<file path="design/flow/run.sh">
#!/bin/bash
# the make line also repeats each setting of config.mk as NAME=value (left out here)
make -C /OpenROAD-flow-scripts/flow DESIGN_CONFIG=/design/flow/config.mk WORK_HOME=/design/flow/orfs CLKGATE_MAP_FILE= finish
</file>
<file path="design/flow/config.mk">
export PLATFORM = sky130hd
export DESIGN_NAME = alpacacorn
export DESIGN_NICKNAME = alpacacorn
export VERILOG_FILES = /design/flow/design.v
export SDC_FILE = /design/flow/constraint.sdc
export NUM_CORES = 4
export LEC_CHECK = 0
export ABC_AREA = 1
export CAP_MARGIN = 20
export CELL_PAD_IN_SITES_DETAIL_PLACEMENT = 1
export CORE_ASPECT_RATIO = 1.62
export CORE_MARGIN = 2
export CORE_UTILIZATION = 27
export CTS_CLUSTER_DIAMETER = 291
export CTS_CLUSTER_SIZE = 98
export PLACE_DENSITY_LB_ADDON = 0.11
export SLEW_MARGIN = 20
export TNS_END_PERCENT = 15
</file>
<file path="design/flow/constraint.sdc">
create_clock -name core_clock -period 1.95 [get_ports {clk_i}]
set_input_delay 0.3900 -clock core_clock [delete_from_list [all_inputs] [get_ports {clk_i}]]
set_output_delay 0.3900 -clock core_clock [all_outputs]
set_load 0.01 [all_outputs]
</file>
<file path="design/flow/design.v">
module ctr #(
	parameter ADR_WIDTH = 6
)(
	input wire clk_i,
	input wire rst_i,
	input wire carry_i,
	input wire [2-1:0] op_i,
	output reg [1-1:0] ctr_marmux_o,
	output reg [2-1:0] ctr_carrymux_o,
	output reg ctr_pc_reg_en_o,
	output reg ctr_a_reg_en_o,
	output reg ctr_mar_reg_en_o,
	output reg ctr_d_reg_en_o,
	output reg ctr_we_o,
	output reg [2-1:0] ctr_aluop_o
);
	localparam STATE_WIDTH = 12;
	localparam [STATE_WIDTH-1:0]
		s_fi	=	12'b000_000_000_001,
		s_rm	=	12'b000_000_000_010,
		s_nf	=	12'b000_000_000_100,
		s_nc	=	12'b000_000_001_000,
		s_af	=	12'b000_000_010_000,
		s_ac	=	12'b000_000_100_000,
		s_jc	=	12'b000_001_000_000,
		s_sw	=	12'b000_010_000_000,
		s_pm	=	12'b000_100_000_000,
		s_nw	=	12'b001_000_000_000,
		s_aw	=	12'b010_000_000_000,
		s_fw	=	12'b100_000_000_000;
	reg [STATE_WIDTH-1:0] current, next;
	always @(posedge clk_i) begin:sequential
		if (rst_i) begin
			current <= s_fi;
		end else begin
			current <= next;
		end
	end
	always @* begin:combnext
	case (current)
		s_fi:
			next = s_fw;
		s_fw:
			next = s_rm;
		s_rm:
			case (op_i)
				2'b00 : begin
					next = s_nf;
				end
				2'b01 : begin
					next = s_af;
				end
				2'b10 : begin
					next = s_sw;
				end
				2'b11 : begin
					if (carry_i) begin
						next = s_jc;
					end else begin
						next = s_fi;
					end
				end
				default:
					next = s_fi;
			endcase
		s_nf:
			next = s_nw;
                s_nw:
                        next = s_nc;
		s_nc:
			next = s_pm;
		s_af:
			next = s_aw;
                s_aw:
                        next = s_ac;
		s_ac:
			next = s_pm;
		s_jc:
			next = s_pm;
		s_sw:
			next = s_pm;
		s_pm:
			next = s_fi;
		default:
			next = s_fi;
	endcase
	end
	always @* begin:combout
	case(current)
		s_fi:
		begin
			ctr_pc_reg_en_o = 1'b1;
			ctr_marmux_o = 1'b1;
			ctr_mar_reg_en_o = 1'b0;
			ctr_aluop_o = 2'b01;
			ctr_a_reg_en_o = 1'b0;
			ctr_we_o = 1'b0;
			ctr_d_reg_en_o = 1'b0;
			ctr_carrymux_o = 2'b00;
		end
		s_fw:
		begin
			ctr_pc_reg_en_o = 1'b1;
			ctr_marmux_o = 1'b1;
			ctr_mar_reg_en_o = 1'b0;
			ctr_aluop_o = 2'b01;
			ctr_a_reg_en_o = 1'b0;
			ctr_we_o = 1'b0;
			ctr_d_reg_en_o = 1'b1;
			ctr_carrymux_o = 2'b00;
		end
		s_rm:
		begin
			ctr_pc_reg_en_o = 1'b0;
			ctr_marmux_o = 1'b0;
			ctr_mar_reg_en_o = 1'b1;
			ctr_aluop_o = 2'b01;
			ctr_a_reg_en_o = 1'b0;
			ctr_we_o = 1'b0;
			ctr_d_reg_en_o = 1'b0;
			ctr_carrymux_o = 2'b00;
		end
		s_nf:
		begin
			ctr_pc_reg_en_o = 1'b0;
			ctr_marmux_o = 1'b1;
			ctr_mar_reg_en_o = 1'b0;
			ctr_aluop_o = 2'b01;
			ctr_a_reg_en_o = 1'b0;
			ctr_we_o = 1'b0;
			ctr_d_reg_en_o = 1'b0;
			ctr_carrymux_o = 2'b00;
		end
		s_nw:
		begin
			ctr_pc_reg_en_o = 1'b0;
			ctr_marmux_o = 1'b1;
			ctr_mar_reg_en_o = 1'b0;
			ctr_aluop_o = 2'b01;
			ctr_a_reg_en_o = 1'b0;
			ctr_we_o = 1'b0;
			ctr_d_reg_en_o = 1'b1;
			ctr_carrymux_o = 2'b00;
		end
		s_nc:
		begin
			ctr_pc_reg_en_o = 1'b0;
			ctr_marmux_o = 1'b1;
			ctr_mar_reg_en_o = 1'b0;
			ctr_aluop_o = 2'b00;
			ctr_a_reg_en_o = 1'b1;
			ctr_we_o = 1'b0;
			ctr_d_reg_en_o = 1'b0;
			ctr_carrymux_o = 2'b01;
		end
		s_af:
		begin
			ctr_pc_reg_en_o = 1'b0;
			ctr_marmux_o = 1'b1;
			ctr_mar_reg_en_o = 1'b0;
			ctr_aluop_o = 2'b01;
			ctr_a_reg_en_o = 1'b0;
			ctr_we_o = 1'b0;
			ctr_d_reg_en_o = 1'b0;
			ctr_carrymux_o = 2'b00;
		end
		s_aw:
		begin
			ctr_pc_reg_en_o = 1'b0;
			ctr_marmux_o = 1'b1;
			ctr_mar_reg_en_o = 1'b0;
			ctr_aluop_o = 2'b01;
			ctr_a_reg_en_o = 1'b0;
			ctr_we_o = 1'b0;
			ctr_d_reg_en_o = 1'b1;
			ctr_carrymux_o = 2'b00;
		end
		s_ac:
		begin
			ctr_pc_reg_en_o = 1'b0;
			ctr_marmux_o = 1'b1;
			ctr_mar_reg_en_o = 1'b0;
			ctr_aluop_o = 2'b01;
			ctr_a_reg_en_o = 1'b1;
			ctr_we_o = 1'b0;
			ctr_d_reg_en_o = 1'b0;
			ctr_carrymux_o = 2'b01;
		end
		s_jc:
		begin
			ctr_pc_reg_en_o = 1'b0;
			ctr_marmux_o = 1'b1;
			ctr_mar_reg_en_o = 1'b0;
			ctr_aluop_o = 2'b01;
			ctr_a_reg_en_o = 1'b0;
			ctr_we_o = 1'b0;
			ctr_d_reg_en_o = 1'b0;
			ctr_carrymux_o = 2'b10;
		end
		s_sw:
		begin
			ctr_pc_reg_en_o = 1'b0;
			ctr_marmux_o = 1'b1;
			ctr_mar_reg_en_o = 1'b0;
			ctr_aluop_o = 2'b01;
			ctr_a_reg_en_o = 1'b0;
			ctr_we_o = 1'b1;
			ctr_d_reg_en_o = 1'b0;
			ctr_carrymux_o = 2'b00;
		end
		s_pm:
		begin
			ctr_pc_reg_en_o = 1'b0;
			ctr_marmux_o = 1'b1;
			ctr_mar_reg_en_o = 1'b1;
			ctr_aluop_o = 2'b01;
			ctr_a_reg_en_o = 1'b0;
			ctr_we_o = 1'b0;
			ctr_d_reg_en_o = 1'b0;
			ctr_carrymux_o = 2'b00;
		end
		default:
		begin
			ctr_pc_reg_en_o = 1'b0;
			ctr_marmux_o = 1'b1;
			ctr_mar_reg_en_o = 1'b1;
			ctr_aluop_o = 2'b01;
			ctr_a_reg_en_o = 1'b0;
			ctr_we_o = 1'b0;
			ctr_d_reg_en_o = 1'b0;
			ctr_carrymux_o = 2'b00;
		end
	endcase
	end
endmodule
module adr #(
	parameter ADR_WIDTH = 6
)(
	input wire clk_i,
	input wire rst_i,
	input wire [ADR_WIDTH-1:0] adr_i,
	input wire [1-1:0] ctr_marmux_i,
	input wire ctr_mar_reg_en_i,
	input wire ctr_pc_reg_en_i,
	output wire [ADR_WIDTH-1:0] adr_o
);
	reg [ADR_WIDTH-1:0] mar_reg;
	reg [ADR_WIDTH-1:0] mar_reg_next;
	reg [ADR_WIDTH-1:0] pc_reg;
	reg [ADR_WIDTH-1:0] pc_reg_next;
	always @(posedge clk_i) begin:seq
		if (rst_i) begin
			pc_reg <= 0;
			mar_reg <= 0;
		end else begin
			if (ctr_pc_reg_en_i) begin
				pc_reg <= pc_reg_next;
			end
			if (ctr_mar_reg_en_i) begin
				mar_reg <= mar_reg_next;
			end
		end
	end
	always @* begin:comb
		pc_reg_next = mar_reg + 1'd1;
		case (ctr_marmux_i)
			1'b0 : begin
				mar_reg_next = adr_i;
			end
			1'b1 : begin
				mar_reg_next = pc_reg;
			end
			default:
				mar_reg_next = pc_reg;
		endcase
	end
	assign adr_o = mar_reg;
endmodule
module dat #(
	parameter DATA_WIDTH = 8
)(
	input wire clk_i,
	input wire rst_i,
	input wire [DATA_WIDTH-1:0] data_i,
	input wire [2-1:0] ctr_aluop_i,
	input wire ctr_a_reg_en_i,
	input wire [2-1:0] ctr_carrymux_i,
	output wire carry_o,
	output wire [DATA_WIDTH-1:0] data_o
);
	reg [DATA_WIDTH-1:0] a_reg;
	reg [DATA_WIDTH-1:0] a_reg_next;
	reg carry_reg;
	reg carry_next;
	reg carry_alu;
	always @(posedge clk_i) begin:seq
		if (rst_i) begin
			a_reg <= 0;
			carry_reg <= 0;
		end else begin
			if (ctr_a_reg_en_i) begin
				a_reg <= a_reg_next;
			end
			carry_reg <= carry_next;
		end
	end
	always @* begin:comb
		case (ctr_aluop_i)
			2'b00 : begin
				{carry_alu, a_reg_next} =
					{1'b0, ~(a_reg | data_i)};
			end
			2'b01 : begin
				{carry_alu, a_reg_next} =
					a_reg + data_i;
			end
			2'b11 : begin
				{carry_alu, a_reg_next} = {1'b0, a_reg};
			end
			2'b10 : begin
				{carry_alu, a_reg_next} = {carry_reg, a_reg};
			end
			default:
				{carry_alu, a_reg_next} = {carry_reg, a_reg};
		endcase
		case (ctr_carrymux_i)
			2'b00 : begin
				carry_next = carry_reg;
			end
			2'b01 : begin
				carry_next = carry_alu;
			end
			2'b10 : begin
				carry_next = 0;
			end
			default:
				carry_next = carry_reg;
		endcase
	end
	assign data_o = a_reg;
	assign carry_o = carry_reg;
endmodule
module alpacacorn #(
	parameter ADR_WIDTH = 6,
	parameter DATA_WIDTH = 8
)(
	input wire clk_i,
	input wire rst_i,
	input wire [DATA_WIDTH-1:0] data_i,
	output wire [DATA_WIDTH-1:0] data_o,
	output wire [ADR_WIDTH-1:0] adr_o,
	output wire we_o
);
	wire carry_dat_ctr;
	wire [2-1:0] ctr_carrymux_ctr_dat;
	wire ctr_a_reg_en_ctr_dat;
	wire [1-1:0] ctr_marmux_ctr_adr;
	wire ctr_mar_reg_en_ctr_adr;
	wire ctr_pc_reg_en_ctr_adr;
	wire ctr_d_reg_en;
	wire [2-1:0] ctr_aluop_ctr_dat;
	reg [DATA_WIDTH-1:0] d_reg;
	always @(posedge clk_i) begin:seq
		if (rst_i) begin
			d_reg <= 0;
		end else begin
			if (ctr_d_reg_en) begin
				d_reg <= data_i;
			end
		end
	end
	ctr #(
		.ADR_WIDTH(ADR_WIDTH)
	) i_ctr (
		.clk_i(clk_i),
		.rst_i(rst_i),
		.carry_i(carry_dat_ctr),
		.op_i(d_reg[DATA_WIDTH-1:DATA_WIDTH-2]),
		.ctr_marmux_o(ctr_marmux_ctr_adr),
		.ctr_carrymux_o(ctr_carrymux_ctr_dat),
		.ctr_a_reg_en_o(ctr_a_reg_en_ctr_dat),
		.ctr_d_reg_en_o(ctr_d_reg_en),
		.ctr_mar_reg_en_o(ctr_mar_reg_en_ctr_adr),
		.ctr_pc_reg_en_o(ctr_pc_reg_en_ctr_adr),
		.ctr_aluop_o(ctr_aluop_ctr_dat),
		.ctr_we_o(we_o)
	);
	adr #(
		.ADR_WIDTH(ADR_WIDTH)
	) i_adr (
		.clk_i(clk_i),
		.rst_i(rst_i),
		.adr_i(d_reg[ADR_WIDTH-1:0]),
		.ctr_marmux_i(ctr_marmux_ctr_adr),
		.ctr_mar_reg_en_i(ctr_mar_reg_en_ctr_adr),
		.ctr_pc_reg_en_i(ctr_pc_reg_en_ctr_adr),
		.adr_o(adr_o)
	);
	dat #(
		.DATA_WIDTH(DATA_WIDTH)
	) i_dat (
		.clk_i(clk_i),
		.rst_i(rst_i),
		.data_i(d_reg),
		.ctr_aluop_i(ctr_aluop_ctr_dat),
		.ctr_carrymux_i(ctr_carrymux_ctr_dat),
		.ctr_a_reg_en_i(ctr_a_reg_en_ctr_dat),
		.carry_o(carry_dat_ctr),
		.data_o(data_o)
	);
endmodule
</file>
==> results of run 1 <==
[stage by stage]
step | instance area, um^2 | std cells
after floorplan | 2120 | 282
after global placement | 2460 | 390
after detailed placement | 2460 | 390
after CTS | 2620 | 397
after global routing | 2620 | 397
final | 2620 | 397
[layer usage]
layer	up-vias	wire, um
met5	-	0
met1	869	2310
met2	21	3070
li1	961	-
met4	0	104
met3	6	140
[area by class of cell]
type,count,area share [%]
multi-input combinational,182,40.2
sequential,41,31.3
timing repair buffer,29,10.6
inverter,52,7.73
clock buffer,5,4.77
tap,86,4.10
clock inverter,2,1.34
==> impl_metrics.ini, run 1 <==
; implementation run metrics
[status]
outcome = timing/DRC/antenna clean

[die]
rows = 41
floorplanUtilization_pct = 27.5
design.portCount = 25
design.die.area_um2 = 8580
core_area_um2 = 7690
fp.dieH_um = 117
chipWidth_um = 73.6

[logic_synthesis]
syn_area_um2 = 2120
post_synth_xor_area_fraction_pct = 1.66
yosys.stat.chipArea_um2 = 2120
flip_flops_with_a_built_in_enable = 0
postSynthSeqShare_pct = 38.8
post_synth_num_cell_types = 35
syn_avg_cell_area_um2 = 7.50
synth_area_leaders = sky130_fd_sc_hd__dfxtp_1 (39%), sky130_fd_sc_hd__ha_1 (11%), sky130_fd_sc_hd__inv_1 (8.7%), sky130_fd_sc_hd__o21ai_0 (7.8%), sky130_fd_sc_hd__nand2_1 (6.9%)
synth.cellmix.simpleShare_pct = 19.7
synth.cells.most_frequent = sky130_fd_sc_hd__inv_1 (49), sky130_fd_sc_hd__dfxtp_1 (41), sky130_fd_sc_hd__nand2_1 (39)
synth_top_cell_by_area = sky130_fd_sc_hd__dfxtp_1
ys_cells = 282
syn_nets = 311
synthMostInstantiatedCell = sky130_fd_sc_hd__inv_1
asyncSetResetFlopFracSynth_pct = 0
ys.flops = 41
post_synth_inst_count = 282
yosysTopAreaCellShare_pct = 38.8
synthMuxAreaShare_pct = 0
synth_top_flop_cell = sky130_fd_sc_hd__dfxtp_1
synth.cellmix.adderShare_pct = 11.6
synth.cellmix.compoundShare_pct = 16.9
synthTopLogicFamily = simple AND/OR/NAND/NOR gates
synth-warning-count = 4

[global_route]
grt_met2_usage_pct = 25.7
global_route.usage.met3_pct = 3.28
groute.usage.overall_pct = 14.0
grt_max_degree = 20
grt_first_pass_wirelength_mm = 8.95
gr-usage-met1_pct = 15.3
antenna_found_initial = 0
grt-ovfl-total = 0
globalRoute.busiestLayer = met2
first_global_vias = 1819

[clock_network]
clock_tree.root_cell = sky130_fd_sc_hd__clkbuf_16
cts_tree = yes
clock-sinks = 41
worst_skew_pair.late_latency_ns = 0.28
cts_post_setup_buffers_inserted = 0
ctsHoldBuffers = 0
cts_repair_resizes = 0
cts.path.max_buffers = 2
clock_transition_at_the_register_clock_pins_on_the_worst_setup_and_hold_paths_after_cts_ns = 0.06
cts_made_buffers = 5
cts-htree-levels = 2

[critical_path]
critPathCapture = i_dat.a_reg[5]$_SDFFE_PP0N_
path_max_fanout = 5
setup.worst_path.start_class = flip-flop
path_cells = inv_1 > ha_1 > a21oi_1 > nand2_1 > nand3_1 > nand2_1 > nand2_1 > nand3_1 > nand2_1 > inv_1
launching_instance_or_port_of_the_critical_path = i_dat.a_reg[2]$_SDFFE_PP0N_
worst_path_largest_cell_delay_ns = 0.38
critical-path-top-delay-family = simple AND/OR/NAND/NOR gates
cp.arrival_ns = 1.92
highest_delay_cell_along_the_critical_path = sky130_fd_sc_hd__dfxtp_1
critical_path_cell_count = 10
number_of_buffers_and_inverters_on_the_critical_path = 2
setup.worst_path.class = reg -> reg
worst_setup_path_end_kind = flip-flop
setup.reg_to_reg.worst_slack_ns = 0.21
crit-reg2reg-launch = i_dat.a_reg[2]$_SDFFE_PP0N_
timing.critical_path.required_ns = 2.13
rr_endpoint = i_dat.a_reg[5]$_SDFFE_PP0N_
ff_to_ff_path_depth = 10
path_common_cell = sky130_fd_sc_hd__nand2_1

[place]
place_worst_setup_slack_ns = 0.237
place_hpwl_mm = 4.36
portbufs = 24
globalplace.congestion = 0.808

[pwr]
max-vdd-ir-drop_v = 0.000401
power_density_cells_nw_per_um2 = 794
internal-power_uw = 1580
power_uw = 2080
top_power_group = the clock network
net-switching-power_uw = 498
clockPowerShare_pct = 44.2
comb_power_uw = 246
seq_power_uw = 917
sw_frac_of_total_pct = 23.9
powerClk_uw = 920
comb_power_share_pct = 11.8
total_leakage_power_uw = 0.00114
seq_power_share_pct = 44.0

[timing]
period_used_pct = 89.0
worst-slew-pin-transition_ns = 0.482
finalCriticalPeriod_ns = 1.74
layout_setup_ws_ns = 0.215
drv_slew = 0
fmax_mhz = 576
timing.hold.ws_ns = 0.415
fin_skew_ns = 0.00303
totalNegativeSetupSlack_ns = 0
timing.final.hold_violations = 0
slew_headroom_pct = 67.8
setup_repair_after_global_routing_missed_its_margin = no
number_of_endpoints_failing_setup_at_the_final_stage = 0

[detailed_routing]
ant_nets = 0
wl_per_cell_um = 14.2
routed_wirelength_mm = 5.62
drtIter0Drc = 57
drc = 0
num_antenna_cells = 0
route.vias.total = 1857
routed_via_density = 4.68
detail_route.first_pass.iterations = 4

[cells_and_area]
syn2layout_area_growth_pct = 24.0
final-seq-area_um2 = 821
fillCellCount = 955
final_core_density_pct = 34.1
num-nets-final = 340
combGateArea_um2 = 1050

[flow_run]
maxCapViolCount = 0
stage_log_warnings = 34

[min_path]
worst_hold_path.num_cells = 2
whs_endpoint = i_ctr.current[0]$_DFF_P_
holdCritStartpoint = i_ctr.current[4]$_DFF_P_
min-delay-path-class = reg -> reg
==> inputs of run 2 (changes only) <==
ABC_AREA = 0   (was 1)
CAP_MARGIN = 40   (was 20)
CELL_PAD_IN_SITES_DETAIL_PLACEMENT = 2   (was 1)
CORE_ASPECT_RATIO = 0.68   (was 1.62)
CTS_CLUSTER_SIZE = default   (was 98)
MAX_ROUTING_LAYER = met4   (was default)
PLACE_DENSITY_LB_ADDON = 0.17   (was 0.11)
SETUP_SLACK_MARGIN = 0.55   (was default)
TNS_END_PERCENT = default   (was 15)
clock period = 2.24 ns   (was 1.95 ns; I/O delays follow)
==> run 2 against run 1 <==
  * Register-to-register slack improved by 0.11 ns
  * Worst setup slack better by 0.11 ns
  * Highest routed layer unchanged
  * Hold slack improved by 0.033 ns
  * Design area rose by 4.1%
  * Combinational power fell by about 30%
  * First-iteration DRC count fell by 58%
  * Synthesized area is 4.1% lower
  * Die area fell by 4.0%
  * Via count decreased by 7.0%
  * Largest cell class unchanged
  * Power fell by 27%
==> impl_metrics.ini, run 2 <==
; implementation run metrics
[timing]
worst-slew-pin-transition_ns = 0.544
finalCriticalPeriod_ns = 1.92
totalNegativeSetupSlack_ns = 0
slew_headroom_pct = 63.4
timing.final.hold_violations = 0
number_of_endpoints_failing_setup_at_the_final_stage = 0
fmax_mhz = 522
period_used_pct = 85.6
drv_slew = 0
fin_skew_ns = 0.00387
setup_repair_after_global_routing_missed_its_margin = yes

[pwr]
seq_power_uw = 780
sw_frac_of_total_pct = 26.1
clockPowerShare_pct = 36.9
net-switching-power_uw = 394
comb_power_uw = 173
comb_power_share_pct = 11.4
top_power_group = sequential cells
max-vdd-ir-drop_v = 0.000282
internal-power_uw = 1120
power_density_cells_nw_per_um2 = 553
seq_power_share_pct = 51.7
total_leakage_power_uw = 0.00126
powerClk_uw = 557

[critical_path]
setup.worst_path.start_class = flip-flop
cp.arrival_ns = 2.15
worst_path_largest_cell_delay_ns = 0.37
critPathCapture = i_dat.carry_reg$_SDFFE_PP0P_
highest_delay_cell_along_the_critical_path = sky130_fd_sc_hd__dfxtp_4
launching_instance_or_port_of_the_critical_path = d_reg[0]$_SDFFE_PP0P_
ff_to_ff_path_depth = 8
critical-path-top-delay-family = simple AND/OR/NAND/NOR gates
rr_endpoint = i_dat.carry_reg$_SDFFE_PP0P_
path_max_fanout = 2
setup.reg_to_reg.worst_slack_ns = 0.32
worst_setup_path_end_kind = flip-flop
timing.critical_path.required_ns = 2.47
number_of_buffers_and_inverters_on_the_critical_path = 1
critical_path_cell_count = 8
path_cells = ha_4 > inv_2 > fa_2 > and2b_2 > o2111ai_2 > and4b_1 > or3_1 > a21oi_1
setup.worst_path.class = reg -> reg
crit-reg2reg-launch = d_reg[0]$_SDFFE_PP0P_

[logic_synthesis]
synth_top_cell_by_area = sky130_fd_sc_hd__dfxtp_1
syn_area_um2 = 2030
synth.cellmix.adderShare_pct = 12.1
syn_nets = 261
synth.cells.most_frequent = sky130_fd_sc_hd__dfxtp_1 (41), sky130_fd_sc_hd__nor2_1 (40), sky130_fd_sc_hd__a21oi_1 (21)
flip_flops_with_a_built_in_enable = 0
ys.flops = 41
synth-warning-count = 4
syn_avg_cell_area_um2 = 8.75
yosys.stat.chipArea_um2 = 2030
synth_top_flop_cell = sky130_fd_sc_hd__dfxtp_1
synth.cellmix.simpleShare_pct = 18.2
post_synth_inst_count = 232
synthMuxAreaShare_pct = 7.89
synthTopLogicFamily = simple AND/OR/NAND/NOR gates
postSynthSeqShare_pct = 40.4
synth_area_leaders = sky130_fd_sc_hd__dfxtp_1 (40%), sky130_fd_sc_hd__ha_1 (11%), sky130_fd_sc_hd__mux2i_1 (7.9%), sky130_fd_sc_hd__nor2_1 (7.4%), sky130_fd_sc_hd__a21oi_1 (5.2%)
post_synth_xor_area_fraction_pct = 3.88
asyncSetResetFlopFracSynth_pct = 0
post_synth_num_cell_types = 34
synthMostInstantiatedCell = sky130_fd_sc_hd__dfxtp_1
ys_cells = 232
synth.cellmix.compoundShare_pct = 12.0
yosysTopAreaCellShare_pct = 40.4

[min_path]
min-delay-path-class = reg -> reg
worst_hold_path.num_cells = 2
holdCritStartpoint = i_ctr.current[4]$_DFF_P_
whs_endpoint = i_ctr.current[0]$_DFF_P_

[place]
place_hpwl_mm = 4.21
globalplace.congestion = 0.812
portbufs = 24
numPlacedInstances = 351

[global_route]
grt_first_pass_wirelength_mm = 9.36
first_global_vias = 1779
antenna_found_initial = 0
grt-ovfl-total = 0
grt_max_degree = 22
groute.usage.overall_pct = 15.6

[detailed_routing]
ant_nets = 0
drc = 0
detail_route.first_pass.iterations = 4
routed_wirelength_mm = 6.03
wl_per_cell_um = 16.5
routed_via_density = 4.73
num_antenna_cells = 0
drtIter0Drc = 24
route.vias.total = 1727

[die]
chipWidth_um = 109
core_area_um2 = 7380
design.portCount = 25
rows = 26
design.die.area_um2 = 8240
floorplanUtilization_pct = 27.5
fp.dieH_um = 75.5

[clock_network]
clock-sinks = 41
clock_tree.root_cell = sky130_fd_sc_hd__clkbuf_8
cts_tree = yes
cts_made_buffers = 5
worst_skew_pair.late_latency_ns = 0.29
clock_transition_at_the_register_clock_pins_on_the_worst_setup_and_hold_paths_after_cts_ns = 0.09
cts.path.max_buffers = 2
ctsHoldBuffers = 0
cts-htree-levels = 2

[status]
outcome = timing/DRC/antenna clean

[cells_and_area]
final-instance-count-excl-fill = 365
num-nets-final = 296
syn2layout_area_growth_pct = 34.6

[flow_run]
maxCapViolCount = 0
stage_log_warnings = 37
==> run 2: cell type report <==
cell class,count,area [um^2]
Timing Repair Buffer,38,380
Clock inverter,1,5.00
Multi-Input combinational cell,162,1210
Clock buffer,6,93.8
Tap cell,98,123
Sequential cell,41,848
Fill cell,812,4650
Inverter,19,71.3
==> run 2: per-layer routing <==
layer	global-route usage, %	vias up	share of wire (%)
li1	-	852	-
met1	20.4	855	49
met2	25.7	18	48
met3	2.82	2	2.3
met4	2.99	0	0.31
met5	-	-	0
==> run 2: repair_timing <==
| action | 4_1_cts | 5_1_grt |
|---|---|---|
| endpoints found under the setup margin | 13 | 19 |
| gates resized | 13 | 36 |
| hold endpoints to repair | 0 | 0 |
| pin swaps | 5 | 11 |
| setup buffers | 4 | 3 |
==> run 2: stage by stage <==
step	util [%]	setup slack (ns)	instance area, um^2	power (uW)	hold slack [ns]
2_1_floorplan	-	0.388	2050	886	0.382
3_3_place_gp	32.8	0.317	2420	950	0.412
3_5_place_dp	32.8	0.230	2420	958	0.430
4_1_cts	34.8	0.353	2570	1510	0.450
5_1_grt	37.0	0.194	2730	1590	0.463
6_report	37.0	0.323	2730	1510	0.447
==> inputs of run 3 (changes only) <==
ABC_AREA = default   (was 0)
CAP_MARGIN = 10   (was 40)
CELL_PAD_IN_SITES_DETAIL_PLACEMENT = default   (was 2)
CORE_ASPECT_RATIO = default   (was 0.68)
CORE_UTILIZATION = 40   (was 27)
CTS_CLUSTER_DIAMETER = 376   (was 291)
CTS_CLUSTER_SIZE = 59   (was default)
GPL_ROUTABILITY_DRIVEN = 0   (was default)
GPL_TIMING_DRIVEN = 0   (was default)
HOLD_SLACK_MARGIN = 0.22   (was default)
MIN_ROUTING_LAYER = met2   (was default)
PLACE_DENSITY_LB_ADDON = default   (was 0.17)
SETUP_SLACK_MARGIN = default   (was 0.55)
SLEW_MARGIN = 15   (was 20)
clock period = 2.5 ns   (was 2.24 ns; I/O delays follow)
==> run 3 against run 2 <==
  * Still clean on timing, DRC and antenna
  * Utilization up 14 points
  * Cell count fell by 9.3%
  * Synthesized cell count stayed put
  * Synthesized area did not move
  * Critical path depth unchanged
  * Critical path type unchanged
  * Critical endpoint unchanged
==> impl_metrics.ini, run 3 <==
; implementation run metrics
[clock_network]
cts_made_buffers = 5
clock_tree.root_cell = sky130_fd_sc_hd__clkbuf_8
cts_repair_resizes = 0
cts_tree = yes
cts_post_setup_buffers_inserted = 0
worst_skew_pair.late_latency_ns = 0.30
clock_transition_at_the_register_clock_pins_on_the_worst_setup_and_hold_paths_after_cts_ns = 0.09
cts.path.max_buffers = 2
ctsHoldBuffers = 0
cts-htree-levels = 2
clock-sinks = 41

[detailed_routing]
ant_nets = 0
drtIter0Drc = 231
routed_wirelength_mm = 4.29
routed_via_density = 6.83
detail_route.first_pass.iterations = 46
route.vias.total = 2261
drc = 0
wl_per_cell_um = 13.0
num_antenna_cells = 0

[flow_run]
maxCapViolCount = 0
stage_log_warnings = 34

[die]
rows = 25
chipWidth_um = 75.2
core_area_um2 = 4820
fp.dieH_um = 75.2
design.die.area_um2 = 5660
design.portCount = 25
floorplanUtilization_pct = 42.1

[critical_path]
critical_path_cell_count = 8
timing.critical_path.required_ns = 2.73
launching_instance_or_port_of_the_critical_path = d_reg[0]$_SDFFE_PP0P_
worst_path_largest_cell_delay_ns = 0.40
setup.worst_path.class = reg -> reg
rr_endpoint = i_dat.carry_reg$_SDFFE_PP0P_
setup.worst_path.start_class = flip-flop
path_max_fanout = 4
path_cells = ha_1 > inv_1 > fa_1 > and2b_1 > o2111ai_1 > and4b_1 > or3_1 > a21oi_1
cp.arrival_ns = 2.40
ff_to_ff_path_depth = 8
worst_setup_path_end_kind = flip-flop
setup.reg_to_reg.worst_slack_ns = 0.33
critPathCapture = i_dat.carry_reg$_SDFFE_PP0P_
highest_delay_cell_along_the_critical_path = sky130_fd_sc_hd__dfxtp_1
number_of_buffers_and_inverters_on_the_critical_path = 1
critical-path-top-delay-family = simple AND/OR/NAND/NOR gates
crit-reg2reg-launch = d_reg[0]$_SDFFE_PP0P_

[logic_synthesis]
synth.cells.most_frequent = sky130_fd_sc_hd__dfxtp_1 (41), sky130_fd_sc_hd__nor2_1 (40), sky130_fd_sc_hd__a21oi_1 (21)
synth.cellmix.adderShare_pct = 12.1
syn_nets = 261
ys_cells = 232
ys.flops = 41
synthMostInstantiatedCell = sky130_fd_sc_hd__dfxtp_1
synthMuxAreaShare_pct = 7.89
synth.cellmix.simpleShare_pct = 18.2
synth_top_flop_cell = sky130_fd_sc_hd__dfxtp_1
synth_area_leaders = sky130_fd_sc_hd__dfxtp_1 (40%), sky130_fd_sc_hd__ha_1 (11%), sky130_fd_sc_hd__mux2i_1 (7.9%), sky130_fd_sc_hd__nor2_1 (7.4%), sky130_fd_sc_hd__a21oi_1 (5.2%)
flip_flops_with_a_built_in_enable = 0
synth.cellmix.compoundShare_pct = 12.0
synthTopLogicFamily = simple AND/OR/NAND/NOR gates
asyncSetResetFlopFracSynth_pct = 0
yosys.stat.chipArea_um2 = 2030
synth_top_cell_by_area = sky130_fd_sc_hd__dfxtp_1
post_synth_inst_count = 232
yosysTopAreaCellShare_pct = 40.4
post_synth_num_cell_types = 34
syn_area_um2 = 2030
postSynthSeqShare_pct = 40.4
post_synth_xor_area_fraction_pct = 3.88
synth-warning-count = 4
syn_avg_cell_area_um2 = 8.75

[cells_and_area]
combGateArea_um2 = 1100
num-nets-final = 292
finished_cell_area_um2 = 2450
final-seq-area_um2 = 821
fillCellCount = 485
syn2layout_area_growth_pct = 20.6

[pwr]
internal-power_uw = 943
clockPowerShare_pct = 35.8
power_density_cells_nw_per_um2 = 530
seq_power_share_pct = 53.7
seq_power_uw = 696
top_power_group = sequential cells
max-vdd-ir-drop_v = 0.000347
total_leakage_power_uw = 0.000966
comb_power_share_pct = 10.5
sw_frac_of_total_pct = 27.3
comb_power_uw = 135
powerClk_uw = 464
net-switching-power_uw = 353

[timing]
fin_skew_ns = 0.00773
totalNegativeSetupSlack_ns = 0
number_of_endpoints_failing_setup_at_the_final_stage = 0
period_used_pct = 87.0
timing.final.hold_violations = 0
fmax_mhz = 460
finalCriticalPeriod_ns = 2.17
slew_headroom_pct = 41.0
drv_slew = 0
worst-slew-pin-transition_ns = 0.881
layout_setup_ws_ns = 0.326
setup_repair_after_global_routing_missed_its_margin = no

[place]
detailed_place.area_um2 = 2350
place_hpwl_mm = 3.12
portbufs = 24
place_worst_setup_slack_ns = 0.343

[min_path]
min-delay-path-class = reg -> reg
whs_endpoint = i_ctr.current[0]$_DFF_P_
worst_hold_path.num_cells = 2
holdCritStartpoint = i_ctr.current[4]$_DFF_P_

[global_route]
grt_first_pass_wirelength_mm = 6.85
first_global_vias = 2343
grt-ovfl-total = 0
groute.usage.overall_pct = 25.5
antenna_found_initial = 0
grt_max_degree = 16

[status]
outcome = timing/DRC/antenna clean
## run 3: final cells by class
type | instances | share of cell area, %
clock buffers | 5 | 2.81
inverters | 19 | 2.91
clock inverters | 3 | 1.02
well taps | 67 | 3.43
multi-input cells | 162 | 44.8
plain buffers | 10 | 1.69
repair buffers | 24 | 9.82
flip-flops and latches | 41 | 33.5
## run 3: per-stage QoR
stage | cells | total power, uW | hold slack (ns) | utilization [%]
after floorplan | 232 | 794 | 0.382 | -
after global placement | 323 | 844 | 0.420 | 48.9
after detailed placement | 323 | 844 | 0.419 | 48.9
after CTS | 331 | 1300 | 0.448 | 50.8
after global routing | 331 | 1360 | 0.465 | 50.8
final | 331 | 1300 | 0.454 | 50.8
## run 3: per-layer routing
metal	wire [um]	share of wire, %	track usage (%)
met1	0	0	-
met3	1810	42	38.3
met4	190	4.4	5.85
met5	0	0	-
met2	2280	53	26.0
==> inputs of run 4 (changes only) <==
ABC_AREA = 0   (was default)
CAP_MARGIN = 20   (was 10)
CELL_PAD_IN_SITES_DETAIL_PLACEMENT = 0   (was default)
CORE_UTILIZATION = 65   (was 40)
CTS_CLUSTER_DIAMETER = 291   (was 376)
CTS_CLUSTER_SIZE = default   (was 59)
GPL_ROUTABILITY_DRIVEN = default   (was 0)
GPL_TIMING_DRIVEN = default   (was 0)
HOLD_SLACK_MARGIN = default   (was 0.22)
MIN_ROUTING_LAYER = default   (was met2)
SETUP_SLACK_MARGIN = 0.55   (was default)
SLEW_MARGIN = 20   (was 15)
clock period = 1.85 ns   (was 2.5 ns; I/O delays follow)
==> run 4 against run 3 <==
  * The run now fails in global routing
  * Die area decreased by 37%
  * Synthesized area stayed put
  * Synthesized cell count unchanged
==> impl_metrics.ini, run 4 <==
; yosys + openroad results
[place]
globalplace.congestion = 0.903
place_hpwl_mm = 3.46
portbufs = 24

[die]
core_area_um2 = 3000
design.die.area_um2 = 3590
design.portCount = 25
fp.dieH_um = 59.9
chipWidth_um = 59.9
floorplanUtilization_pct = 67.6
rows = 20

[status]
last-stage-reached = global routing
firstError = [ERROR DPL-0033] detailed placement checks failed during check placement.
outcome = aborted with a tool error

[clock_network]
clock_tree.root_cell = sky130_fd_sc_hd__clkbuf_4
cts_made_buffers = 5
ctsHoldBuffers = 0
cts-htree-levels = 2
clock-sinks = 41
cts.path.max_buffers = 2

[logic_synthesis]
ys.flops = 41
synth_area_leaders = sky130_fd_sc_hd__dfxtp_1 (40%), sky130_fd_sc_hd__ha_1 (11%), sky130_fd_sc_hd__mux2i_1 (7.9%), sky130_fd_sc_hd__nor2_1 (7.4%), sky130_fd_sc_hd__a21oi_1 (5.2%)
post_synth_inst_count = 232
post_synth_xor_area_fraction_pct = 3.88
synth.cellmix.adderShare_pct = 12.1
postSynthSeqShare_pct = 40.4
ys_cells = 232
yosysTopAreaCellShare_pct = 40.4
synth.cellmix.compoundShare_pct = 12.0
post_synth_num_cell_types = 34
synth_top_flop_cell = sky130_fd_sc_hd__dfxtp_1
synthTopLogicFamily = simple AND/OR/NAND/NOR gates
yosys.stat.chipArea_um2 = 2030
flip_flops_with_a_built_in_enable = 0
syn_avg_cell_area_um2 = 8.75
syn_area_um2 = 2030
synthMuxAreaShare_pct = 7.89
synth.cellmix.simpleShare_pct = 18.2
synth-warning-count = 4
asyncSetResetFlopFracSynth_pct = 0
synth_top_cell_by_area = sky130_fd_sc_hd__dfxtp_1
synthMostInstantiatedCell = sky130_fd_sc_hd__dfxtp_1
syn_nets = 261
synth.cells.most_frequent = sky130_fd_sc_hd__dfxtp_1 (41), sky130_fd_sc_hd__nor2_1 (40), sky130_fd_sc_hd__a21oi_1 (21)
## run 4: per-stage QoR
stage	worst slack, ns	area, um^2	hold WS, ns	cells	TNS (ns)
2_1_floorplan	-0.000585	2080	0.382	232	-0.000585
3_3_place_gp	0.00102	2440	0.396	294	0
3_5_place_dp	-0.0752	2440	0.397	294	-0.0752
4_1_cts	-0.0993	2780	0.435	316	-0.113
## run 4: timing repair
item,CTS
buffers inserted,14
pin swaps,13
resized,98
endpoints found under the setup margin,30
==> inputs of run 5 (changes only) <==
ABC_AREA = default   (was 0)
CELL_PAD_IN_SITES_DETAIL_PLACEMENT = default   (was 0)
CORE_UTILIZATION = 40   (was 65)
CTS_CLUSTER_DIAMETER = default   (was 291)
MAX_ROUTING_LAYER = default   (was met4)
SETUP_SLACK_MARGIN = 0.18   (was 0.55)
clock period = 2.17 ns   (was 1.85 ns; I/O delays follow)
==> run 5 against run 4 <==
  * The run now finishes clean
  * Synthesized cell count unchanged
  * Synthesized area did not move
  * Die area grew 58%
==> impl_metrics.ini, run 5 <==
; implementation run metrics
[status]
outcome = timing/DRC/antenna clean

[logic_synthesis]
synth.cellmix.compoundShare_pct = 12.0
synth_area_leaders = sky130_fd_sc_hd__dfxtp_1 (40%), sky130_fd_sc_hd__ha_1 (11%), sky130_fd_sc_hd__mux2i_1 (7.9%), sky130_fd_sc_hd__nor2_1 (7.4%), sky130_fd_sc_hd__a21oi_1 (5.2%)
synthMostInstantiatedCell = sky130_fd_sc_hd__dfxtp_1
synth_top_flop_cell = sky130_fd_sc_hd__dfxtp_1
synthMuxAreaShare_pct = 7.89
post_synth_inst_count = 232
synth.cells.most_frequent = sky130_fd_sc_hd__dfxtp_1 (41), sky130_fd_sc_hd__nor2_1 (40), sky130_fd_sc_hd__a21oi_1 (21)
synth-warning-count = 4
postSynthSeqShare_pct = 40.4
post_synth_num_cell_types = 34
synth_top_cell_by_area = sky130_fd_sc_hd__dfxtp_1
syn_nets = 261
flip_flops_with_a_built_in_enable = 0
post_synth_xor_area_fraction_pct = 3.88
ys_cells = 232
syn_area_um2 = 2030
synthTopLogicFamily = simple AND/OR/NAND/NOR gates
asyncSetResetFlopFracSynth_pct = 0
synth.cellmix.adderShare_pct = 12.1
syn_avg_cell_area_um2 = 8.75
ys.flops = 41
yosys.stat.chipArea_um2 = 2030
yosysTopAreaCellShare_pct = 40.4
synth.cellmix.simpleShare_pct = 18.2

[timing]
slew_headroom_pct = 69.5
totalNegativeSetupSlack_ns = 0
timing.final.hold_violations = 0
fin_skew_ns = 0.00951
setup_repair_after_global_routing_missed_its_margin = yes
period_used_pct = 87.0
number_of_endpoints_failing_setup_at_the_final_stage = 0
drv_slew = 0
finalCriticalPeriod_ns = 1.89
timing.hold.ws_ns = 0.440
fmax_mhz = 529
worst-slew-pin-transition_ns = 0.457

[min_path]
holdCritStartpoint = i_ctr.current[4]$_DFF_P_
worst_hold_path.num_cells = 2
whs_endpoint = i_ctr.current[0]$_DFF_P_
min-delay-path-class = reg -> reg

[detailed_routing]
detail_route.first_pass.iterations = 4
drtIter0Drc = 58
num_antenna_cells = 0
routed_via_density = 4.85
ant_nets = 0
drc = 0
route.vias.total = 1587
wl_per_cell_um = 12.1
routed_wirelength_mm = 3.97

[critical_path]
launching_instance_or_port_of_the_critical_path = i_dat.a_reg[0]$_SDFFE_PP0N_
critical-path-top-delay-family = simple AND/OR/NAND/NOR gates
ff_to_ff_path_depth = 8
rr_endpoint = i_dat.carry_reg$_SDFFE_PP0P_
setup.worst_path.start_class = flip-flop
worst_path_largest_cell_delay_ns = 0.35
highest_delay_cell_along_the_critical_path = sky130_fd_sc_hd__dfxtp_2
path_cells = ha_4 > inv_1 > fa_2 > and2b_1 > o2111ai_1 > and4b_1 > or3_1 > a21oi_2
setup.worst_path.class = reg -> reg
timing.critical_path.required_ns = 2.41
cp.arrival_ns = 2.12
number_of_buffers_and_inverters_on_the_critical_path = 1
setup.reg_to_reg.worst_slack_ns = 0.28
worst_setup_path_end_kind = flip-flop
critPathCapture = i_dat.carry_reg$_SDFFE_PP0P_
crit-reg2reg-launch = i_dat.a_reg[0]$_SDFFE_PP0N_
critical_path_cell_count = 8
path_max_fanout = 3

[clock_network]
cts-htree-levels = 2
ctsHoldBuffers = 0
cts_tree = yes
clock_transition_at_the_register_clock_pins_on_the_worst_setup_and_hold_paths_after_cts_ns = 0.08
worst_skew_pair.late_latency_ns = 0.30
cts_made_buffers = 5
clock-sinks = 41
clock_tree.root_cell = sky130_fd_sc_hd__clkbuf_8
cts.path.max_buffers = 2

[die]
fp.dieH_um = 75.2
chipWidth_um = 75.2
design.die.area_um2 = 5660
rows = 25
core_area_um2 = 4820
floorplanUtilization_pct = 42.1
design.portCount = 25

[global_route]
grt-ovfl-total = 0
grt_first_pass_wirelength_mm = 6.75
groute.usage.overall_pct = 15.8
gr-usage-met1_pct = 22.4
first_global_vias = 1434
globalRoute.busiestLayer = met2
grt_max_degree = 33
grt_met2_usage_pct = 23.4
antenna_found_initial = 0
global_route.usage.met3_pct = 4.15

[pwr]
powerClk_uw = 628
seq_power_uw = 804
max-vdd-ir-drop_v = 0.000316
comb_power_uw = 152
sw_frac_of_total_pct = 24.3
comb_power_share_pct = 9.6
clockPowerShare_pct = 39.6
seq_power_share_pct = 50.8
internal-power_uw = 1200
top_power_group = sequential cells
total_leakage_power_uw = 0.000986
net-switching-power_uw = 384
power_density_cells_nw_per_um2 = 635

[cells_and_area]
fillCellCount = 505
syn2layout_area_growth_pct = 22.9
combGateArea_um2 = 1110
finished_cell_area_um2 = 2490
num-nets-final = 288
final-seq-area_um2 = 826

[place]
globalplace.congestion = 0.720
place_hpwl_mm = 2.92
detailed_place.area_um2 = 2350
portbufs = 24

[flow_run]
stage_log_warnings = 35
maxCapViolCount = 0
run 5: what timing repair did:
item / CTS / global route
endpoints found under the setup margin: 1 / 3
resized: 4 / 3
setup buffers: 1 / 0
pin swaps: 1 / 3
run 5: routing by layer:
layer | vias to the layer above | share of wire [%]
li1 | 839 | -
met1 | 717 | 51
met2 | 26 | 44
met3 | 5 | 3.5
met4 | 0 | 1.1
met5 | - | 0
run 5: final cells by class:
class	instances	area share, %
Timing Repair Buffer	30	11.4
Clock inverter	3	1.76
Multi-Input combinational cell	162	44.7
Clock buffer	5	2.76
Tap cell	67	3.36
Sequential cell	41	33.1
Inverter	19	2.86
run 5: metrics by stage:
stage | power, uW | instances | setup slack (ns) | util [%]
2_1_floorplan | 915 | 232 | 0.181 | -
3_3_place_gp | 971 | 318 | 0.134 | 48.8
3_5_place_dp | 974 | 318 | 0.121 | 48.8
4_1_cts | 1600 | 327 | 0.209 | 51.6
5_1_grt | 1650 | 327 | 0.154 | 51.8
6_report | 1580 | 327 | 0.281 | 51.8
==> inputs of run 6 (changes only) <==
ABC_AREA = 1   (was default)
CAP_MARGIN = 40   (was 20)
CELL_PAD_IN_SITES_DETAIL_PLACEMENT = 0   (was default)
CORE_ASPECT_RATIO = 0.68   (was default)
CORE_UTILIZATION = 27   (was 40)
CTS_CLUSTER_DIAMETER = 291   (was default)
MAX_ROUTING_LAYER = met4   (was default)
PLACE_DENSITY_LB_ADDON = 0.17   (was default)
SETUP_SLACK_MARGIN = 0.55   (was 0.18)
clock period = 1.95 ns   (was 2.17 ns; I/O delays follow)
==> run 6 against run 5 <==
  * First-iteration DRC count grew 6.9%
  * Register-to-register slack gained 0.13 ns
  * Fmax grew 23%
  * Global-route usage shrank 2.6 points
  * Cell count grew 27%
  * Non-clock buffer count grew 4
  * Clock-buffer cell count grew 1
  * Sequential cell count is the same
  * Wire length grew 31%
  * Largest cell class unchanged
  * Largest power group unchanged
==> impl_metrics.ini, run 6 <==
; implementation run metrics
[cells_and_area]
num-nets-final = 345
syn2layout_area_growth_pct = 34.1
final-instance-count-excl-fill = 414

[critical_path]
number_of_buffers_and_inverters_on_the_critical_path = 2
critPathCapture = i_dat.a_reg[6]$_SDFFE_PP0N_
ff_to_ff_path_depth = 10
crit-reg2reg-launch = d_reg[0]$_SDFFE_PP0P_
critical-path-top-delay-family = adder cells
path_cells = ha_4 > inv_2 > fa_2 > inv_2 > nand2_2 > nand2_2 > nand3_2 > nand3b_1 > nand3_1 > a21oi_1
cp.arrival_ns = 1.74
setup.worst_path.start_class = flip-flop
highest_delay_cell_along_the_critical_path = sky130_fd_sc_hd__dfxtp_2
setup.reg_to_reg.worst_slack_ns = 0.41
worst_setup_path_end_kind = flip-flop
worst_path_largest_cell_delay_ns = 0.35
path_max_fanout = 3
rr_endpoint = i_dat.a_reg[6]$_SDFFE_PP0N_
timing.critical_path.required_ns = 2.15
setup.worst_path.class = reg -> reg
launching_instance_or_port_of_the_critical_path = d_reg[0]$_SDFFE_PP0P_
critical_path_cell_count = 10

[detailed_routing]
routed_wirelength_mm = 5.20
met3_wirelength_um = 140
ant_nets = 0
topRoutingLayerUsed = met4
met2WireLength_mm = 2.15
routed_via_density = 4.42
wl_per_cell_um = 12.5
num_antenna_cells = 0
drc = 0
detail_route.first_pass.iterations = 4
route.vias.total = 1830
drt-met1-wl_mm = 2.87
drtIter0Drc = 62

[pwr]
comb_power_uw = 267
max-vdd-ir-drop_v = 0.000392
seq_power_uw = 918
internal-power_uw = 1540
comb_power_share_pct = 13.0
seq_power_share_pct = 44.8
net-switching-power_uw = 506
clockPowerShare_pct = 42.2
sw_frac_of_total_pct = 24.7
total_leakage_power_uw = 0.00125
top_power_group = sequential cells
powerClk_uw = 865
power_density_cells_nw_per_um2 = 723

[logic_synthesis]
syn_avg_cell_area_um2 = 7.50
post_synth_xor_area_fraction_pct = 1.66
ys.flops = 41
syn_area_um2 = 2120
flip_flops_with_a_built_in_enable = 0
synth_top_flop_cell = sky130_fd_sc_hd__dfxtp_1
post_synth_num_cell_types = 35
syn_nets = 311
synthMostInstantiatedCell = sky130_fd_sc_hd__inv_1
synth.cellmix.simpleShare_pct = 19.7
synth.cellmix.adderShare_pct = 11.6
synth.cells.most_frequent = sky130_fd_sc_hd__inv_1 (49), sky130_fd_sc_hd__dfxtp_1 (41), sky130_fd_sc_hd__nand2_1 (39)
post_synth_inst_count = 282
synth_top_cell_by_area = sky130_fd_sc_hd__dfxtp_1
ys_cells = 282
synthMuxAreaShare_pct = 0
yosysTopAreaCellShare_pct = 38.8
synth-warning-count = 4
synthTopLogicFamily = simple AND/OR/NAND/NOR gates
yosys.stat.chipArea_um2 = 2120
asyncSetResetFlopFracSynth_pct = 0
synth_area_leaders = sky130_fd_sc_hd__dfxtp_1 (39%), sky130_fd_sc_hd__ha_1 (11%), sky130_fd_sc_hd__inv_1 (8.7%), sky130_fd_sc_hd__o21ai_0 (7.8%), sky130_fd_sc_hd__nand2_1 (6.9%)
postSynthSeqShare_pct = 38.8
synth.cellmix.compoundShare_pct = 16.9

[global_route]
groute.usage.overall_pct = 13.1
grt_max_degree = 18
antenna_found_initial = 0
grt-ovfl-total = 0
grt_first_pass_wirelength_mm = 8.80
first_global_vias = 1792

[timing]
totalNegativeSetupSlack_ns = 0
number_of_endpoints_failing_setup_at_the_final_stage = 0
drv_slew = 0
fmax_mhz = 651
worst-slew-pin-transition_ns = 0.456
fin_skew_ns = 0.00308
period_used_pct = 78.7
timing.final.hold_violations = 0
layout_setup_ws_ns = 0.415
finalCriticalPeriod_ns = 1.54
setup_repair_after_global_routing_missed_its_margin = yes
slew_headroom_pct = 69.5

[flow_run]
maxCapViolCount = 0
stage_log_warnings = 37

[place]
numPlacedInstances = 401
portbufs = 24
globalplace.congestion = 0.807
place_worst_setup_slack_ns = 0.371
place_hpwl_mm = 4.01

[die]
floorplanUtilization_pct = 28.0
fp.dieH_um = 77.0
rows = 26
design.die.area_um2 = 8570
design.portCount = 25
core_area_um2 = 7550
chipWidth_um = 111

[clock_network]
cts_tree = yes
cts-htree-levels = 2
cts_made_buffers = 5
clock-sinks = 41
cts.path.max_buffers = 2
clock_transition_at_the_register_clock_pins_on_the_worst_setup_and_hold_paths_after_cts_ns = 0.06
worst_skew_pair.late_latency_ns = 0.28
clock_tree.root_cell = sky130_fd_sc_hd__clkbuf_16
ctsHoldBuffers = 0

[min_path]
whs_endpoint = i_ctr.current[9]$_DFF_P_
min-delay-path-class = reg -> reg
holdCritStartpoint = i_ctr.current[3]$_DFF_P_
worst_hold_path.num_cells = 2

[status]
outcome = timing/DRC/antenna clean
## run 6: area by class of cell
cell class                 instances  area (um^2)
clock inverter                     1         5.00
tap                               98          123
multi-input combinational        182         1200
sequential                        41          850
inverter                          52          206
fill                             819         4710
clock buffer                       6          150
timing repair buffer              34          300
## run 6: metrics by stage
| stage | hold slack (ns) | total power, uW | util [%] | cell area [um^2] |
|---|---|---|---|---|
| 6_report | 0.434 | 2050 | 37.6 | 2840 |
| 4_1_cts | 0.433 | 2080 | 37.0 | 2790 |
| 5_1_grt | 0.448 | 2160 | 37.6 | 2840 |
| 3_3_place_gp | 0.420 | 1190 | 33.5 | 2530 |
| 2_1_floorplan | 0.386 | 1090 | - | 2170 |
| 3_5_place_dp | 0.428 | 1190 | 33.5 | 2530 |
## run 6: repair_timing
item                       4_1_cts  5_1_grt
setup buffers                    3        3
resized                         41       13
setup endpoints to repair       21       17
pin swaps                        7        5
## run 6: layer usage
layer  track usage [%]  up-vias
met4              2.96        0
met2              19.2       27
met3              3.00        4
met5                 -        -
met1              18.5      827
li1                  -      972
==> inputs of run 7 (changes only) <==
ABC_AREA = default   (was 1)
CAP_MARGIN = 20   (was 40)
CELL_PAD_IN_SITES_DETAIL_PLACEMENT = default   (was 0)
CELL_PAD_IN_SITES_GLOBAL_PLACEMENT = 2   (was default)
CORE_ASPECT_RATIO = 1.99   (was 0.68)
CORE_UTILIZATION = 40   (was 27)
CTS_CLUSTER_DIAMETER = 380   (was 291)
CTS_CLUSTER_SIZE = 100   (was default)
HOLD_SLACK_MARGIN = -0.09   (was default)
MAX_ROUTING_LAYER = default   (was met4)
PLACE_DENSITY_LB_ADDON = default   (was 0.17)
SETUP_SLACK_MARGIN = default   (was 0.55)
TNS_END_PERCENT = 15   (was default)
clock period = 2.5 ns   (was 1.95 ns; I/O delays follow)
==> run 7 against run 6 <==
  * Wire length fell by 9.1%
  * Cell count fell by 24%
  * Sequential share of layout area rose by 3.7 points
  * Worst setup slack got worse by 0.063 ns
  * Combinational power fell by 51%
  * Highest routed layer unchanged
  * Synthesized cell count fell by 18%
  * First-iteration DRC count fell by 74%
==> impl_metrics.ini, run 7 <==
; implementation run metrics
[pwr]
powerClk_uw = 552
seq_power_uw = 699
top_power_group = sequential cells
power_density_cells_nw_per_um2 = 566
comb_power_uw = 130
clockPowerShare_pct = 40.0
comb_power_share_pct = 9.4
power_uw = 1380
sw_frac_of_total_pct = 23.0
net-switching-power_uw = 317
total_leakage_power_uw = 0.000971
seq_power_share_pct = 50.6
internal-power_uw = 1060
max-vdd-ir-drop_v = 0.000454

[detailed_routing]
num_antenna_cells = 0
drtIter0Drc = 16
route.vias.total = 1633
drc = 0
detail_route.first_pass.iterations = 4
routed_via_density = 5.20
routed_wirelength_mm = 4.72
wl_per_cell_um = 15.0
ant_nets = 0

[critical_path]
cp.arrival_ns = 2.38
setup.worst_path.start_class = flip-flop
path_cells = ha_1 > inv_1 > fa_1 > and2b_1 > o2111ai_1 > and4b_1 > or3_1 > a21oi_1
number_of_buffers_and_inverters_on_the_critical_path = 1
worst_path_largest_cell_delay_ns = 0.40
setup.worst_path.class = reg -> reg
rr_endpoint = i_dat.carry_reg$_SDFFE_PP0P_
timing.critical_path.required_ns = 2.73
highest_delay_cell_along_the_critical_path = sky130_fd_sc_hd__fa_1
ff_to_ff_path_depth = 8
path_max_fanout = 4
setup.reg_to_reg.worst_slack_ns = 0.35
critical_path_cell_count = 8
critPathCapture = i_dat.carry_reg$_SDFFE_PP0P_
crit-reg2reg-launch = i_dat.a_reg[0]$_SDFFE_PP0N_
critical-path-top-delay-family = simple AND/OR/NAND/NOR gates
worst_setup_path_end_kind = flip-flop
launching_instance_or_port_of_the_critical_path = i_dat.a_reg[0]$_SDFFE_PP0N_

[timing]
totalNegativeSetupSlack_ns = 0
timing.final.hold_violations = 0
fmax_mhz = 466
setup_repair_after_global_routing_missed_its_margin = no
finalCriticalPeriod_ns = 2.15
slew_headroom_pct = 41.7
period_used_pct = 85.9
worst-slew-pin-transition_ns = 0.869
fin_skew_ns = 0.00682
number_of_endpoints_failing_setup_at_the_final_stage = 0
layout_setup_ws_ns = 0.352
drv_slew = 0

[logic_synthesis]
post_synth_xor_area_fraction_pct = 3.88
post_synth_inst_count = 232
syn_avg_cell_area_um2 = 8.75
post_synth_num_cell_types = 34
synth_area_leaders = sky130_fd_sc_hd__dfxtp_1 (40%), sky130_fd_sc_hd__ha_1 (11%), sky130_fd_sc_hd__mux2i_1 (7.9%), sky130_fd_sc_hd__nor2_1 (7.4%), sky130_fd_sc_hd__a21oi_1 (5.2%)
ys.flops = 41
asyncSetResetFlopFracSynth_pct = 0
synth_top_cell_by_area = sky130_fd_sc_hd__dfxtp_1
synthMostInstantiatedCell = sky130_fd_sc_hd__dfxtp_1
synth_top_flop_cell = sky130_fd_sc_hd__dfxtp_1
yosys.stat.chipArea_um2 = 2030
syn_nets = 261
synthMuxAreaShare_pct = 7.89
synth-warning-count = 4
ys_cells = 232
synth.cellmix.adderShare_pct = 12.1
yosysTopAreaCellShare_pct = 40.4
synthTopLogicFamily = simple AND/OR/NAND/NOR gates
syn_area_um2 = 2030
flip_flops_with_a_built_in_enable = 0
synth.cellmix.simpleShare_pct = 18.2
synth.cells.most_frequent = sky130_fd_sc_hd__dfxtp_1 (41), sky130_fd_sc_hd__nor2_1 (40), sky130_fd_sc_hd__a21oi_1 (21)
synth.cellmix.compoundShare_pct = 12.0
postSynthSeqShare_pct = 40.4

[flow_run]
stage_log_warnings = 36
maxCapViolCount = 0

[cells_and_area]
num-nets-final = 285
syn2layout_area_growth_pct = 20.2
final_core_density_pct = 49.7
final-instance-count-excl-fill = 314

[die]
rows = 36
design.portCount = 25
chipWidth_um = 54.5
core_area_um2 = 4910
fp.dieH_um = 104
design.die.area_um2 = 5690
floorplanUtilization_pct = 41.3

[clock_network]
cts-htree-levels = 2
cts_tree = yes
clock-sinks = 41
worst_skew_pair.late_latency_ns = 0.29
cts_post_setup_buffers_inserted = 0
clock_tree.root_cell = sky130_fd_sc_hd__clkbuf_8
cts_made_buffers = 5
clock_transition_at_the_register_clock_pins_on_the_worst_setup_and_hold_paths_after_cts_ns = 0.08
cts_repair_resizes = 0
cts.path.max_buffers = 2
ctsHoldBuffers = 0

[place]
globalplace.congestion = 0.680
place_worst_setup_slack_ns = 0.392
numPlacedInstances = 306
place_hpwl_mm = 3.66
portbufs = 24

[global_route]
grt_max_degree = 30
grt-ovfl-total = 0
first_global_vias = 1652
grt_first_pass_wirelength_mm = 7.65
groute.usage.overall_pct = 18.6
antenna_found_initial = 0

[min_path]
holdCritStartpoint = i_ctr.current[4]$_DFF_P_
whs_endpoint = i_ctr.current[0]$_DFF_P_
worst_hold_path.num_cells = 2
min-delay-path-class = reg -> reg

[status]
outcome = timing/DRC/antenna clean
run 7: through the flow:
| stage | hold slack, ns | area (um^2) |
|---|---|---|
| floorplan | 0.382 | 2030 |
| global placement | 0.395 | 2320 |
| CTS | 0.412 | 2440 |
| global route | 0.442 | 2440 |
| finish | 0.410 | 2440 |
| detailed placement | 0.396 | 2320 |
run 7: cell type report:
cell class	instances	area (um^2)
clock buffer	7	86.3
inverter	19	71.3
sequential	41	821
clock inverter	1	30.0
tap	57	71.3
fill	489	2470
timing repair buffer	27	263
multi-input combinational	162	1100
run 7: metal layers:
layer	up-vias	global-route usage, %	wire [um]
li1	832	-	-
met5	-	0	0
met2	24	35.2	2730
met1	770	17.8	1800
met4	0	7.50	89
met3	7	3.30	99
==> inputs of run 8 (changes only) <==
ABC_AREA = 1   (was default)
CAP_MARGIN = 40   (was 20)
CELL_PAD_IN_SITES_DETAIL_PLACEMENT = 2   (was default)
CELL_PAD_IN_SITES_GLOBAL_PLACEMENT = default   (was 2)
CORE_ASPECT_RATIO = 0.68   (was 1.99)
CORE_UTILIZATION = 27   (was 40)
CTS_CLUSTER_DIAMETER = 291   (was 380)
CTS_CLUSTER_SIZE = default   (was 100)
HOLD_SLACK_MARGIN = 0.17   (was -0.09)
MAX_ROUTING_LAYER = met4   (was default)
PLACE_DENSITY_LB_ADDON = 0.17   (was default)
SETUP_SLACK_MARGIN = 0.55   (was default)
TNS_END_PERCENT = default   (was 15)
clock period = 2.36 ns   (was 2.5 ns; I/O delays follow)
==> run 8 against run 7 <==
  * Critical endpoint is now data_o[6]
  * Still clean
  * Clock skew down 0.0018 ns
  * Critical path type is now reg -> out
  * Via count up 17%
  * Highest routed layer unchanged
  * Critical path depth down 7
  * Synthesized cell count up 22%
  * Wire length up 40%
==> impl_metrics.ini, run 8 <==
; implementation run metrics
[status]
outcome = timing/DRC/antenna clean

[logic_synthesis]
postSynthSeqShare_pct = 38.8
ys_cells = 282
yosys.stat.chipArea_um2 = 2120
post_synth_inst_count = 282
synthMostInstantiatedCell = sky130_fd_sc_hd__inv_1
syn_avg_cell_area_um2 = 7.50
post_synth_xor_area_fraction_pct = 1.66
synth_top_cell_by_area = sky130_fd_sc_hd__dfxtp_1
flip_flops_with_a_built_in_enable = 0
synth.cellmix.compoundShare_pct = 16.9
yosysTopAreaCellShare_pct = 38.8
ys.flops = 41
synthTopLogicFamily = simple AND/OR/NAND/NOR gates
syn_area_um2 = 2120
synth-warning-count = 4
synth_area_leaders = sky130_fd_sc_hd__dfxtp_1 (39%), sky130_fd_sc_hd__ha_1 (11%), sky130_fd_sc_hd__inv_1 (8.7%), sky130_fd_sc_hd__o21ai_0 (7.8%), sky130_fd_sc_hd__nand2_1 (6.9%)
synth.cellmix.simpleShare_pct = 19.7
post_synth_num_cell_types = 35
synth.cells.most_frequent = sky130_fd_sc_hd__inv_1 (49), sky130_fd_sc_hd__dfxtp_1 (41), sky130_fd_sc_hd__nand2_1 (39)
synthMuxAreaShare_pct = 0
asyncSetResetFlopFracSynth_pct = 0
synth.cellmix.adderShare_pct = 11.6
syn_nets = 311
synth_top_flop_cell = sky130_fd_sc_hd__dfxtp_1

[critical_path]
rr_endpoint = i_dat.a_reg[4]$_SDFFE_PP0N_
worst_path_largest_cell_delay_ns = 0.58
critPathCapture = data_o[6]
setup.worst_path.start_class = flip-flop
critical_path_cell_count = 1
highest_delay_cell_along_the_critical_path = sky130_fd_sc_hd__clkdlybuf4s50_1
number_of_buffers_and_inverters_on_the_critical_path = 1
critical-path-top-delay-family = buffers and inverters
cp.arrival_ns = 1.30
setup.worst_path.class = reg -> out
launching_instance_or_port_of_the_critical_path = i_dat.a_reg[6]$_SDFFE_PP0N_
setup.reg_to_reg.worst_slack_ns = 0.61
timing.critical_path.required_ns = 1.89
ff_to_ff_path_depth = 10
path_cells = clkdlybuf4s50_1
path_max_fanout = 4
worst_setup_path_end_kind = output port
crit-reg2reg-launch = d_reg[0]$_SDFFE_PP0P_

[min_path]
worst_hold_path.num_cells = 2
holdCritStartpoint = i_ctr.current[3]$_DFF_P_
min-delay-path-class = reg -> reg
whs_endpoint = i_ctr.current[9]$_DFF_P_

[detailed_routing]
drtIter0Drc = 56
routed_wirelength_mm = 6.62
drc = 0
num_antenna_cells = 0
wl_per_cell_um = 16.2
detail_route.first_pass.iterations = 4
route.vias.total = 1916
routed_via_density = 4.70
ant_nets = 0

[timing]
period_used_pct = 75.3
finalCriticalPeriod_ns = 1.78
timing.final.hold_violations = 0
totalNegativeSetupSlack_ns = 0
worst-slew-pin-transition_ns = 0.546
number_of_endpoints_failing_setup_at_the_final_stage = 0
drv_slew = 0
fin_skew_ns = 0.00499
setup_repair_after_global_routing_missed_its_margin = yes
fmax_mhz = 563
slew_headroom_pct = 63.6
timing.hold.ws_ns = 0.442

[pwr]
comb_power_share_pct = 12.9
comb_power_uw = 212
power_density_cells_nw_per_um2 = 625
sw_frac_of_total_pct = 26.6
max-vdd-ir-drop_v = 0.000301
seq_power_share_pct = 46.6
powerClk_uw = 665
top_power_group = sequential cells
net-switching-power_uw = 436
clockPowerShare_pct = 40.5
internal-power_uw = 1210
seq_power_uw = 765
total_leakage_power_uw = 0.00112

[die]
fp.dieH_um = 77.0
design.die.area_um2 = 8570
design.portCount = 25
rows = 26
chipWidth_um = 111
floorplanUtilization_pct = 28.0
core_area_um2 = 7550

[flow_run]
maxCapViolCount = 0
stage_log_warnings = 35

[clock_network]
worst_skew_pair.late_latency_ns = 0.28
clock_tree.root_cell = sky130_fd_sc_hd__clkbuf_16
cts.path.max_buffers = 2
cts_tree = yes
ctsHoldBuffers = 0
clock-sinks = 41
cts_made_buffers = 5
clock_transition_at_the_register_clock_pins_on_the_worst_setup_and_hold_paths_after_cts_ns = 0.06
cts-htree-levels = 2

[global_route]
grt_first_pass_wirelength_mm = 10.8
grt_max_degree = 17
groute.usage.overall_pct = 16.4
grt-ovfl-total = 0
first_global_vias = 2075
antenna_found_initial = 0

[cells_and_area]
final-instance-count-excl-fill = 408
num-nets-final = 338
syn2layout_area_growth_pct = 24.1

[place]
place_hpwl_mm = 4.90
portbufs = 24
globalplace.congestion = 0.835
numPlacedInstances = 399
[run 8: metal layers]
metal | track usage, % | wire, um | share of wire [%] | vias to the layer above
li1 | - | - | - | 953
met1 | 22.6 | 3350 | 51 | 936
met2 | 25.7 | 3050 | 46 | 22
met3 | 2.92 | 188 | 2.8 | 5
met4 | 2.59 | 32 | 0.48 | 0
met5 | - | 0 | 0 | -
[run 8: through the flow]
stage	util, %	instance area, um^2	worst slack, ns	total power, uW
2_1_floorplan	-	2120	0.769	893
3_3_place_gp	32.5	2460	0.576	972
3_5_place_dp	32.5	2460	0.449	987
4_1_cts	34.4	2590	0.585	1660
5_1_grt	34.8	2630	0.480	1720
6_report	34.8	2630	0.584	1640
[run 8: layout make-up]
| class | instances | area (um^2) |
|---|---|---|
| sequential | 41 | 827 |
| fill | 890 | 4920 |
| timing repair buffer | 27 | 263 |
| clock buffer | 6 | 129 |
| clock inverter | 2 | 10.0 |
| multi-input combinational | 182 | 1070 |
| tap | 98 | 123 |
| inverter | 52 | 203 |
[run 8: timing repair]
item / in CTS / in global routing
buffers inserted: 0 / 1
gates resized: 0 / 11
setup endpoints to repair: 0 / 7
Power and IR drop assume default switching activity.
